Design calculator, start of the top module:
module calculator(
	input newkey,
	input [4:0] keycode,
	input clk,
	input rst,
	output reg [19:0] x,
	output reg led							 
	);
Size: roughly 29 I/O pins, about 0.016 mm^2 of cells after synthesis.
clock: 6.12 ns
lec_check: 0
cap_margin: 20
core_margin: 2
core_utilization: 72
cts_cluster_diameter: 181
place_density_lb_addon: 0.01
slew_margin: 20
tns_end_percent: 5
run.sh (not shown) runs the stock make flow with config.mk's settings and CLKGATE_MAP_FILE=.
The starting point ran to the end with violations: negative setup slack.
Change:
- CTS_CLUSTER_DIAMETER: 181 -> 40
- SETUP_SLACK_MARGIN: unset -> 0.87
- TNS_END_PERCENT: 5 -> unset
- clock period: 6.12 -> 6.5 ns (I/O delays scaled with it)
=>
- The new run failed in 5_1_grt on GRT-0232
- die size is unchanged
- synthesized area does not change
- synthesized cell count does not change
Change:
- CORE_UTILIZATION: 72 -> 65
- CTS_CLUSTER_DIAMETER: 40 -> unset
- PLACE_DENSITY_LB_ADDON: 0.01 -> unset
- SETUP_SLACK_MARGIN: 0.87 -> unset
- clock period: 6.5 -> 8.22 ns (I/O delays scaled with it)
Result: The new run finished with timing, DRC and antenna clean. Synthesized area is unchanged. Die area is higher by 10%. Synthesized cell count is unchanged.
Change:
- clock period: 8.22 -> 5.94 ns (I/O delays scaled with it)
With this change the flow ran to the end with violations: negative setup slack.
Core utilization is higher by 10 points.
Maximum frequency increases by 13%.
Worst setup slack is worse by 1400 ps.
Clock skew fell by 5.5 ps.
Synthesized area is unchanged.
Final area goes up by 15%.
Routed wire length went up by 3.9%.
Cell count went up by 11%.
Change:
- CORE_UTILIZATION: 65 -> 60
- clock period: 5.94 -> 4.45 ns (I/O delays scaled with it)
The new run ran to the end with violations: negative setup slack.
Non-clock buffer count grows by 46.
Clock-buffer cell count grows by 2.
Cell area grows by 3.8%.
Routed wire length grows by 4.4%.
Sequential share of layout area shrinks by 0.14 points.
Combinational power grows by 41%.
Total power grows by 41%.
Cell count grows by 2.4%.
Sequential power grows by 34%.
Global-route usage shrinks by 1.4 points.
Utilization shrinks by 2.8 points.
Change:
- CORE_UTILIZATION: 60 -> 40
- clock period: 4.45 -> 7.87 ns (I/O delays scaled with it)
What happened: This time the run finished clean. First-iteration DRC count falls by 11%. Critical path depth rises by 3. Synthesized cell count stays the same. Cell area falls by 14%. Maximum frequency falls by 11%. Via count falls by 9.2%. Register-to-register slack gains 2600 ps.

========
calculator again, from the RTL that the note above started with.
export LEC_CHECK = 0
export CAP_MARGIN = 20
export CORE_ASPECT_RATIO = 1.42
export CORE_MARGIN = 2
export CORE_UTILIZATION = 72
export CTS_CLUSTER_DIAMETER = 28
export HOLD_SLACK_MARGIN = -0.09
export MAX_ROUTING_LAYER = met4
export MIN_ROUTING_LAYER = met1
export PLACE_DENSITY_LB_ADDON = 0.01
export SETUP_SLACK_MARGIN = 1.23
export SLEW_MARGIN = 15
export TNS_END_PERCENT = 40
create_clock -name core_clock -period 7.13 [get_ports {clk}]
The starting point finished clean.
Edit:
CORE_UTILIZATION = 66   (was 72)
CTS_CLUSTER_DIAMETER = 333   (was 28)
PLACE_DENSITY_LB_ADDON = not set   (was 0.01)
Die area increases by 8.9%.
Setup slack gets better by 140 ps.
Fmax went up by 2.1%.
Cell count climbs by 0.54%.
Sequential power barely changes.
Register-to-register slack improves by 140 ps.
Routed wire length is lower by 4.2%.
Clock power decreases by 14%.
Global-route usage came out lower by 5.3 points.
Edit:
CORE_UTILIZATION = 36   (was 66)
HOLD_SLACK_MARGIN = 0.12   (was -0.09)
SETUP_SLACK_MARGIN = 3.1   (was 1.23)
clock period = 13.3 ns   (was 7.13 ns; I/O delays follow)
Outcome: Worst setup slack gains 5000 ps; routed wire length rose by about 1.7%; cell area fell by 5.9%; die size rose by 81%; non-clock buffer count fell by 105; via count fell by 5.9%; first-iteration DRC count fell by about 35%; clock power fell by 47%; total power fell by about 50%; sequential cell count stays the same.
Edit:
ABC_AREA = 1   (was not set)
CORE_UTILIZATION = 72   (was 36)
CTS_CLUSTER_SIZE = 75   (was not set)
GPL_ROUTABILITY_DRIVEN = 0   (was not set)
SETUP_SLACK_MARGIN = -0.32   (was 3.1)
TNS_END_PERCENT = 5   (was 40)
Effect: The new run went through all stages and came out clean; cell count came out higher by about 14%; via count climbs by 20%; count of clock-buffer cells in the layout does not change; sequential share of layout area is lower by 0.17 points; routed wire length increases by 3.6%; sequential power is higher by about 9%.
Power and IR drop assume default switching activity.
